==> inputs of job 2598 <==
// maxfinder
module maxfinder(clk, rst, start, x1, x2, x3, x4, eps, done, result);
clock: 9.0 ns
lec_check: 0
cap_margin: 20
core_margin: 10
core_utilization: 40
cts_cluster_diameter: 398
cts_cluster_size: 98
slew_margin: 20
run.sh (not shown) runs the stock make flow with config.mk's settings and CLKGATE_MAP_FILE=.
==> inputs of job 2254, as changes to job 2598 <==
==> flow/config.mk (replaced) <==
export PLATFORM = sky130hd
export DESIGN_NAME = maxfinder
export DESIGN_NICKNAME = maxfinder
export VERILOG_FILES = /design/flow/design.v
export SDC_FILE = /design/flow/constraint.sdc
export NUM_CORES = 4
export LEC_CHECK = 0
export CAP_MARGIN = 20
export CORE_MARGIN = 2
export CORE_UTILIZATION = 65
export SLEW_MARGIN = 20
==> flow/constraint.sdc (replaced) <==
create_clock -name core_clock -period 5.02 [get_ports {clk}]
set_input_delay 1.0040 -clock core_clock [delete_from_list [all_inputs] [get_ports {clk}]]
set_output_delay 1.0040 -clock core_clock [all_outputs]
set_load 0.01 [all_outputs]
==> comparison <==
- Job 2598 finished with timing, DRC and antenna clean. Job 2254 completed and failed the layout checks on negative setup slack.
- Synthesized cell count is the same in job 2598 and job 2254.
- Of job 2598 and job 2254, job 2254 has the higher combinational power (gap 58%, measured against job 2254).
- Between job 2254 and job 2598, the lower global-route usage is in job 2598 (gap 18 points).
- In area after synthesis, job 2254 and job 2598 do not differ.
- In job 2598 the clock power is smaller than in job 2254, by 41%.
==> figures <==
TNS Setup: job 2254 -5.99 ns; job 2598 0 ns
Number of placement rows: job 2254 50; job 2598 64
Setup slack on the worst flop-to-flop path: job 2254 -0.63 ns; job 2598 2.54 ns
Comb gate area: job 2254 10100 um^2; job 2598 9150 um^2
Finish-stage setup viols: job 2254 21; job 2598 0
Combined flip-flop and latch cell area: job 2254 2350 um^2; job 2598 2320 um^2
Number of clock-tree buffers in the layout: job 2254 17; job 2598 19
Data-path buffer share of cell area in the final layout: job 2254 10.6%; job 2598 2.80%
Outcome: job 2254 complete, but fails checks; job 2598 timing/DRC/antenna clean
Violated checks: job 2254 negative setup slack; job 2598 -
Die W: job 2254 143 um; job 2598 197 um
Power dissipated by switching net loads: job 2254 2220 uW; job 2598 1070 uW

---

==> run a <==
Starting RTL as in the previous note.
make LEC_CHECK=0 CAP_MARGIN=20 CELL_PAD_IN_SITES_DETAIL_PLACEMENT=0 CELL_PAD_IN_SITES_GLOBAL_PLACEMENT=3 CORE_ASPECT_RATIO=0.78 CORE_MARGIN=2 CORE_UTILIZATION=30 CTS_CLUSTER_DIAMETER=164 GPL_ROUTABILITY_DRIVEN=1 SETUP_SLACK_MARGIN=1.46 SLEW_MARGIN=20 TNS_END_PERCENT=70 finish   # period 5.84 ns
==> run b: changes against run a <==
==> flow/config.mk (replaced) <==
export PLATFORM = sky130hd
export DESIGN_NAME = maxfinder
export DESIGN_NICKNAME = maxfinder
export VERILOG_FILES = /design/flow/design.v
export SDC_FILE = /design/flow/constraint.sdc
export NUM_CORES = 4
export LEC_CHECK = 0
export ABC_AREA = 1
export CAP_MARGIN = 20
export CORE_MARGIN = 2
export CORE_UTILIZATION = 72
export CTS_CLUSTER_DIAMETER = 221
export SLEW_MARGIN = 20
==> flow/constraint.sdc (replaced) <==
create_clock -name core_clock -period 3.73 [get_ports {clk}]
set_input_delay 0.7460 -clock core_clock [delete_from_list [all_inputs] [get_ports {clk}]]
set_output_delay 0.7460 -clock core_clock [all_outputs]
set_load 0.01 [all_outputs]
==> results <==
| metric | run b | run a |
|---|---|---|
| Outcome | stopped before the end | finished clean |
| Stage where the flow stopped | global routing (5_1_grt) | - |
| Adder and majority gate portion of the synthesized area | 41.4% | 41.9% |
| Post-synth cell types | 52 | 69 |
| Row Count | 48 | 66 |
| Final RePlAce weighted congestion | 0.955 | 0.762 |
| DIE WIDTH | 136 µm | 235 µm |
| Cell total in the yosys stat output | 1543 | 1384 |
| XOR/XNOR Area Share | 4.81% | 5.24% |
| Die extent in y | 136 µm | 185 µm |
| Complex-gate fraction of the synthesized area | 8.23% | 10.4% |
| Top-count cell post-synth | sky130_fd_sc_hd__inv_1 | sky130_fd_sc_hd__ha_1 |
| Multiplexer share | 0.0796% | 0.689% |
| Placed Cells | 1968 | 1938 |
| Dominant cell area share | 23.3% | 23.4% |
| Full die area | 18500 µm² | 43400 µm² |
| Area of the core | 17200 µm² | 41500 µm² |
| Post-CTS Resized | 163 | 71 |
| Mean instance size in the synthesized netlist | 8.15 µm² | 9.05 µm² |
| Setup repair bufs after CTS | 22 | 37 |
| Chip area line of the yosys report | 12600 µm² | 12500 µm² |
| Sequential share of the synthesized area | 18.5% | 18.5% |
| Total placed instance area | 15100 µm² | 13900 µm² |
| Dpl ws | -1.54 ns | -0.172 ns |
| Share of the core filled by cells before placement | 73.2% | 30.2% |
| Cell count after synthesis | 1543 | 1384 |

---

==> 01-07 <==
maxfinder again, from the RTL that the note above started with.
==> flow/config.mk <==
export PLATFORM = sky130hd
export DESIGN_NAME = maxfinder
export DESIGN_NICKNAME = maxfinder
export VERILOG_FILES = /design/flow/design.v
export SDC_FILE = /design/flow/constraint.sdc
export NUM_CORES = 4
export LEC_CHECK = 0
export CAP_MARGIN = 10
export CORE_MARGIN = 9
export CORE_UTILIZATION = 15
export CTS_CLUSTER_DIAMETER = 95
export CTS_CLUSTER_SIZE = 11
export GPL_TIMING_DRIVEN = 0
export MIN_ROUTING_LAYER = met1
export SLEW_MARGIN = 10
==> flow/constraint.sdc <==
create_clock -name core_clock -period 9.0 [get_ports {clk}]
set_input_delay 1.8000 -clock core_clock [delete_from_list [all_inputs] [get_ports {clk}]]
set_output_delay 1.8000 -clock core_clock [all_outputs]
set_load 0.01 [all_outputs]
==> 03-10 (differences from 01-07) <==
--- a/flow/config.mk
+++ b/flow/config.mk
@@ -7,9 +7,8 @@
 export LEC_CHECK = 0
 export CAP_MARGIN = 10
 export CORE_MARGIN = 9
-export CORE_UTILIZATION = 15
-export CTS_CLUSTER_DIAMETER = 95
+export CORE_UTILIZATION = 40
 export CTS_CLUSTER_SIZE = 11
 export GPL_TIMING_DRIVEN = 0
-export MIN_ROUTING_LAYER = met1
+export MIN_ROUTING_LAYER = met2
 export SLEW_MARGIN = 10
==> notes <==
Against 01-07, the clock skew of 03-10 is higher by 0.0038 ns. The first-iteration DRC count of 03-10 is 3.4 times that of 01-07. Of 01-07 and 03-10, 01-07 has the higher cell area (gap 6.4%, measured against 03-10). Clock power: 01-07 is larger than 03-10 (8.2%). Of 01-07 and 03-10, 01-07 has the higher register-to-register slack (gap 0.19 ns). In total power, 03-10 and 01-07 hardly differ.
No activity file was given, so power comes from the tool's default toggle rates.
